==> flow/design.v (excerpt) <==
module TIA(A,  
			Din,  
			Dout,  
			CS_n,  
			CS,  
			R_W_n,  
			RDY,  
			MASTERCLK,  
			BUS_EN,  
			idump_in,  
			Ilatch,  
			HSYNC,  
			HBLANK,  
			VSYNC,  
			VBLANK,  
			COLOROUT,  
			RES_n,  
			audv0,  
			audv1);
For scale: about 310 flip-flops, about 57 I/O pins, roughly 22000 µm² of cells after synthesis.
Settings: LEC_CHECK=0, CAP_MARGIN=35, CELL_PAD_IN_SITES_DETAIL_PLACEMENT=2, CORE_MARGIN=2, CORE_UTILIZATION=40, CTS_CLUSTER_SIZE=50, MIN_ROUTING_LAYER=met1, PLACE_DENSITY_LB_ADDON=0.23, SETUP_SLACK_MARGIN=-0.06, SLEW_MARGIN=0; clock period 16.2 ns.
run.sh (not shown) runs the stock make flow with config.mk's settings and CLKGATE_MAP_FILE=.
The starting point went through all stages and came out clean.
Edit:
- CAP_MARGIN: 35 -> 20
- CELL_PAD_IN_SITES_DETAIL_PLACEMENT: 2 -> not set
- CTS_CLUSTER_SIZE: 50 -> not set
- MIN_ROUTING_LAYER: met1 -> not set
- PLACE_DENSITY: not set -> 0.6
- PLACE_DENSITY_LB_ADDON: 0.23 -> not set
- SETUP_SLACK_MARGIN: -0.06 -> not set
- SLEW_MARGIN: 0 -> 20
- clock period: 16.2 -> 10.9 ns (I/O delays scaled with it)
Outcome: Die area does not change; design area stays flat; total power is higher by 48%; clock skew went down by 0.0069 ns; hold slack is worse by 0.019 ns; synthesized area stays the same; setup slack loses 3.6 ns; register-to-register slack loses 4.5 ns; combinational power grows by 37%; via count went down by 8.7%.
Edit:
- ABC_AREA: not set -> 1
- CAP_MARGIN: 20 -> 5
- CORE_UTILIZATION: 40 -> 71
- CTS_CLUSTER_DIAMETER: not set -> 238
- CTS_CLUSTER_SIZE: not set -> 15
- HOLD_SLACK_MARGIN: not set -> 0.29
- SETUP_SLACK_MARGIN: not set -> -0.44
- clock period: 10.9 -> 5.57 ns (I/O delays scaled with it)
The changed run reached the layout checks and failed them: setup timing.
Cell area drops by 8.6%.
First-iteration DRC count climbs by 48%.
Non-clock buffer count climbs by 57.
Register-to-register slack is worse by 3.0 ns.
Final cell count climbs by 3.1%.
Routed wire length drops by 12%.
Worst hold slack is better by 0.0076 ns.
Area after synthesis drops by 8.2%.
Combinational power climbs to 3.4 times its value.
Die area drops by 48%.


Starting RTL as in the previous note.
clock: 6.06 ns
lec_check: 0
abc_area: 1
cap_margin: 20
core_margin: 2
core_utilization: 70
cts_cluster_diameter: 227
place_density: 0.6
slew_margin: 20
Edit:
Settings changed: CORE_UTILIZATION 70 to 72, CTS_CLUSTER_DIAMETER 227 to 363, CTS_CLUSTER_SIZE from default to 15, GPL_ROUTABILITY_DRIVEN from default to 0, HOLD_SLACK_MARGIN from default to 0.07, MAX_ROUTING_LAYER from default to met4, PLACE_DENSITY 0.6 to default, PLACE_DENSITY_LB_ADDON from default to 0.01, SETUP_SLACK_MARGIN from default to 0.41.
Outcome: Power goes down by 14%; combinational power goes up by 8.8%; final cell count is higher by about 0.46%; sequential power is about the same; synthesized area is unchanged; final area grows by 0.98%.
Edit:
Settings changed: CTS_CLUSTER_DIAMETER 363 to default, HOLD_SLACK_MARGIN 0.07 to default, SETUP_SLACK_MARGIN 0.41 to 0.39.
Outcome: Worst setup slack got worse by 11 ps; final area went up by about 2.6%; sequential power stays flat; non-clock buffer count went down by 7; final cell count rose by 0.81%; global-route usage rose by 0.90 points; via count increases by 1.4%; clock power increases by 56%.
Edit:
Settings changed: CORE_UTILIZATION 72 to 69, CTS_CLUSTER_DIAMETER from default to 238, GPL_ROUTABILITY_DRIVEN 0 to default, MAX_ROUTING_LAYER met4 to default, PLACE_DENSITY from default to 0.6, PLACE_DENSITY_LB_ADDON 0.01 to default, SETUP_SLACK_MARGIN 0.39 to default.
Clock period 6.06 ns to 5.86 ns, I/O delays scaled along.
This time the run finished with negative setup slack left.
Worst setup slack gets worse by 230 ps.
Area after synthesis stays the same.
Core utilization drops by 7.2 points.
Power drops by about a fifth.
Design area drops by a few percent.
Count of clock-buffer cells in the layout drops by 21.
Final cell count drops slightly.
Combinational power climbs slightly.
Wire length drops by a few percent.
Register-to-register slack gets worse by 170 ps.
Sequential power climbs by a few percent.
Edit:
Settings changed: ABC_AREA 1 to default, CORE_UTILIZATION 69 to 72, CTS_CLUSTER_DIAMETER 238 to 30, CTS_CLUSTER_SIZE 15 to 35, PLACE_DENSITY 0.6 to 0.71, SETUP_SLACK_MARGIN from default to 1.1.
Clock period 5.86 ns to 8.66 ns, I/O delays scaled along.
The changed run completed without violations.
Final cell count drops by 9.1%.
Non-clock buffer count shrinks by 3.
Critical path depth is lower by 6.
Via count came out higher by 3.2%.
Routed wire length increases by 18%.
Synthesized cell count went down by 12%.
Worst hold slack improved by 10 ps.
Sequential share of layout area falls by 3.4 points.
Final area rises by 14%.
Setup slack improved by 1000 ps.
Global-route usage rises by 5.9 points.


## run 1
Starting RTL as in the previous note.
clock: 10.6 ns
lec_check: 0
cap_margin: 35
cell_pad_in_sites_detail_placement: 2
cell_pad_in_sites_global_placement: 1
core_aspect_ratio: 1.16
core_margin: 3
core_utilization: 40
cts_cluster_size: 50
gpl_routability_driven: 0
max_routing_layer: met4
min_routing_layer: met1
place_density_lb_addon: 0.23
setup_slack_margin: -0.06
slew_margin: 0
## Diff of input files: run 2 against run 1
# run 1
export LEC_CHECK = 0
export CAP_MARGIN = 35
export CELL_PAD_IN_SITES_DETAIL_PLACEMENT = 2
export CELL_PAD_IN_SITES_GLOBAL_PLACEMENT = 1
export CORE_ASPECT_RATIO = 1.16
export CORE_MARGIN = 3
export CORE_UTILIZATION = 40
export CTS_CLUSTER_SIZE = 50
export GPL_ROUTABILITY_DRIVEN = 0
export MAX_ROUTING_LAYER = met4
export MIN_ROUTING_LAYER = met1
export PLACE_DENSITY_LB_ADDON = 0.23
export SETUP_SLACK_MARGIN = -0.06
export SLEW_MARGIN = 0
create_clock -name core_clock -period 10.6 [get_ports {MASTERCLK}]
# run 2
export LEC_CHECK = 0
export CAP_MARGIN = 20
export CORE_MARGIN = 2
export CORE_UTILIZATION = 66
export SETUP_SLACK_MARGIN = 2.14
export SLEW_MARGIN = 20
create_clock -name core_clock -period 8.41 [get_ports {MASTERCLK}]
### Flow results
Post-synthesis simple-gate area fraction came out exactly the same in run 2 and run 1.
Measured against each other, run 2 and run 1 differ in post-cts sizing count, the higher figure coming from run 2.
Of run 2 and run 1, it is run 2 that has the higher multi-input logic portion of the cell area.
Relative to run 1, sequential share of layout area decreased by 1.2 points in run 2.
Lower number of buffers outside the clock class in the layout among run 2 and run 1: run 1
The routed metal-1 wire length in run 2 sits 7100 um below the value recorded for run 1.
In terms of share of the synthesized netlist area taken by xor and xnor gates, run 1 and run 2 differ only marginally.
Diff run 1 -> run 2: sequential cell area in the final layout was more or less identical, register-to-register slack went down by 0.50 ns.
### run 2 -> run 3
# run 2
export LEC_CHECK = 0
export CAP_MARGIN = 20
export CORE_MARGIN = 2
export CORE_UTILIZATION = 66
export SETUP_SLACK_MARGIN = 2.14
export SLEW_MARGIN = 20
create_clock -name core_clock -period 8.41 [get_ports {MASTERCLK}]
# run 3
export LEC_CHECK = 0
export CAP_MARGIN = 20
export CORE_ASPECT_RATIO = 0.94
export CORE_MARGIN = 2
export CORE_UTILIZATION = 44
export GPL_TIMING_DRIVEN = 0
export PLACE_DENSITY_LB_ADDON = 0.07
export SLEW_MARGIN = 40
create_clock -name core_clock -period 8.88 [get_ports {MASTERCLK}]
Notes after the runs:
Reported for run 2 and run 3, path depth of the worst reg2reg path turned out identical to the last digit. Run 3 vs run 2 — number of logic stages on the critical path including buffering dropped by a few percent. Setup slack in run 3 is smaller than in run 2. Looking at routed length on met2, run 3 sits about 13% above run 2. Compared to run 2, run 3 has area growth from synthesis to final layout 1.4 points lower. Delta (run 3 minus run 2): worst-case headroom to the max-slew limit now larger, tap cell instance count now larger, buffer count excluding the clock tree in the final layout now larger.
Relative to run 3, the following input files were edited for run 4:
# run 3
export LEC_CHECK = 0
export CAP_MARGIN = 20
export CORE_ASPECT_RATIO = 0.94
export CORE_MARGIN = 2
export CORE_UTILIZATION = 44
export GPL_TIMING_DRIVEN = 0
export PLACE_DENSITY_LB_ADDON = 0.07
export SLEW_MARGIN = 40
create_clock -name core_clock -period 8.88 [get_ports {MASTERCLK}]
# run 4
export LEC_CHECK = 0
export ABC_AREA = 1
export CAP_MARGIN = 10
export CORE_MARGIN = 2
export CORE_UTILIZATION = 72
export CTS_CLUSTER_DIAMETER = 287
export GPL_ROUTABILITY_DRIVEN = 0
export HOLD_SLACK_MARGIN = 0.3
export PLACE_DENSITY = 0.6
export SLEW_MARGIN = 20
create_clock -name core_clock -period 6.06 [get_ports {MASTERCLK}]
### Flow results
- Setup slack: run 4 more than run 3
- Compared to run 3, run 4 has worst hold slack 0.0088 ns lower.
- Run 4 ends up with lower required time at the worst-slack endpoint than run 3 does.
- Against run 3, run 4 reports a die area that is lower.
- From run 3 to run 4 the numbers moved as follows: post-synth area from yosys stat fell by 8.2%, starting density of the core rose by 29 points, post-route total power rose by 45%, source-to-sink clock delay at the later pin of the worst-skew pair fell by 0.06 ns, number of vias after detailed routing rose by about 3%.
- Top contributor to total power = registers: run 4; top contributor to total power = the clock network: run 3


job 3089:
TIA again, from the RTL that the note above started with.
==> flow/config.mk <==
export PLATFORM = sky130hd
export DESIGN_NAME = TIA
export DESIGN_NICKNAME = TIA
export VERILOG_FILES = /design/flow/design.v
export SDC_FILE = /design/flow/constraint.sdc
export NUM_CORES = 4
export LEC_CHECK = 0
export ABC_AREA = 1
export CAP_MARGIN = 20
export CELL_PAD_IN_SITES_DETAIL_PLACEMENT = 1
export CORE_MARGIN = 3
export CORE_UTILIZATION = 40
export CTS_CLUSTER_DIAMETER = 62
export CTS_CLUSTER_SIZE = 36
export GPL_ROUTABILITY_DRIVEN = 0
export GPL_TIMING_DRIVEN = 0
export PLACE_DENSITY_LB_ADDON = 0.28
export SETUP_SLACK_MARGIN = -0.51
export SLEW_MARGIN = 20
==> flow/constraint.sdc <==
create_clock -name core_clock -period 8.58 [get_ports {MASTERCLK}]
set_input_delay 1.7160 -clock core_clock [delete_from_list [all_inputs] [get_ports {MASTERCLK}]]
set_output_delay 1.7160 -clock core_clock [all_outputs]
set_load 0.01 [all_outputs]
Every stage of job 3089 finished as expected; the final checks, on the other hand, flagged negative setup slack, which means the layout fails.
Input-level comparison between job 4375 and job 3089:
==> flow/config.mk <==
export PLATFORM = sky130hd
export DESIGN_NAME = TIA
export DESIGN_NICKNAME = TIA
export VERILOG_FILES = /design/flow/design.v
export SDC_FILE = /design/flow/constraint.sdc
export NUM_CORES = 4
export LEC_CHECK = 0
export ABC_AREA = 1
export CAP_MARGIN = 20
export CORE_MARGIN = 2
export CORE_UTILIZATION = 72
export CTS_CLUSTER_DIAMETER = 287
export PLACE_DENSITY = 0.6
export SLEW_MARGIN = 20
==> flow/constraint.sdc <==
create_clock -name core_clock -period 6.58 [get_ports {MASTERCLK}]
set_input_delay 1.3160 -clock core_clock [delete_from_list [all_inputs] [get_ports {MASTERCLK}]]
set_output_delay 1.3160 -clock core_clock [all_outputs]
set_load 0.01 [all_outputs]
### Flow results
Of job 3089 and job 4375, just one finished clean: job 4375.
Job 4375 ends up with lower final cycle utilization of the critical path than job 3089 does.
Compared to job 3089, job 4375 has count of H-tree levels built during CTS 1 higher.
Job 3089 has a higher total of plain and repair buffers excluding clock buffers than job 4375.
The mux contribution to synthesized area was comparable across job 3089 and job 4375.
Met2 wirelength from detailed routing, job 4375 vs job 3089: down by more than 10%
Of job 4375 and job 3089, it is job 4375 that has the lower count of antenna diodes in the layout.
Compared to job 3089, job 4375 has final cell count about 9% lower.
Est. power | job 4375 vs job 3089 | job 4375 higher
Modified inputs, job 4018 compared to job 4375
--- a/flow/config.mk
+++ b/flow/config.mk
@@ -10,3 +10,2 @@
-export CORE_MARGIN = 2
-export CORE_UTILIZATION = 72
-export CTS_CLUSTER_DIAMETER = 287
+export CORE_MARGIN = 3
+export CORE_UTILIZATION = 40
==> flow/constraint.sdc <==
create_clock -name core_clock -period 12.0 [get_ports {MASTERCLK}]
set_input_delay 2.4000 -clock core_clock [delete_from_list [all_inputs] [get_ports {MASTERCLK}]]
set_output_delay 2.4000 -clock core_clock [all_outputs]
set_load 0.01 [all_outputs]
--- outcome ---
Sort job 4375 and job 4018 by reported leakage power, descending, and job 4375 comes first.
Area added between synthesis and finish: job 4018 < job 4375
Job 4018 gives less number of nets in the layout than job 4375 did.
Diff job 4375 -> job 4018 | area fraction of clock buffers and clock inverters | increase of 0.59 points
Job 4018 -> job 4375: share of the final layout cell area in sequential cells flat
After detailed routing, job 4375 needs more wire than job 4018.
Changes observed in job 4018 relative to job 4375: post-synthesis cell count from yosys essentially unchanged, post-placement setup slack increased by 3.33 ns relative to the old numbers, total number of cells along the worst setup path now smaller.
Compared with job 4375, job 4018 is more frugal on power.
The post-route standard cell area excluding fillers on job 4018 is in line with that on job 4375.
--- input diff job 4018..job 929 ---
--- a/flow/config.mk
+++ b/flow/config.mk
@@ -8 +7,0 @@
-export ABC_AREA = 1
@@ -10,3 +9,6 @@
-export CORE_MARGIN = 3
-export CORE_UTILIZATION = 40
-export PLACE_DENSITY = 0.6
+export CORE_MARGIN = 2
+export CORE_UTILIZATION = 72
+export CTS_CLUSTER_DIAMETER = 30
+export CTS_CLUSTER_SIZE = 35
+export PLACE_DENSITY_LB_ADDON = 0.28
+export SETUP_SLACK_MARGIN = 1.1
==> flow/constraint.sdc <==
create_clock -name core_clock -period 8.52 [get_ports {MASTERCLK}]
set_input_delay 1.7040 -clock core_clock [delete_from_list [all_inputs] [get_ports {MASTERCLK}]]
set_output_delay 1.7040 -clock core_clock [all_outputs]
set_load 0.01 [all_outputs]
### Flow results
Job 4018 finished every stage and its layout cleared the timing, design-rule and antenna checks. Job 929 finished every step from synthesis to the final layout, and the layout passed the timing, design-rule and antenna checks. Changes observed in job 929 relative to job 4018: slew at the pin closest to its max-slew limit increased 0.29 ns; die size decreased 21,000 sq um. Job 929 vs. job 4018: final instance area saw an increase; total power shows an increase of 72%; per-cell via count in the routed design moved up; setup slack down 2.27 ns. Between job 4018 and job 929, the flow reports critical path depth decreasing by more than 10%. Job 929 has adder-cell area share of the yosys netlist below what job 4018 had. Post-route clock period utilization: job 929 vs job 4018 up 16 points. Data arrival time of the critical path (job 929 over job 4018): decrease, 0.51 ns. Data-path buffer share of cell area in the final layout: job 929 vs job 4018 up 2.5 points.
Power is estimated from default activity; no workload was simulated.
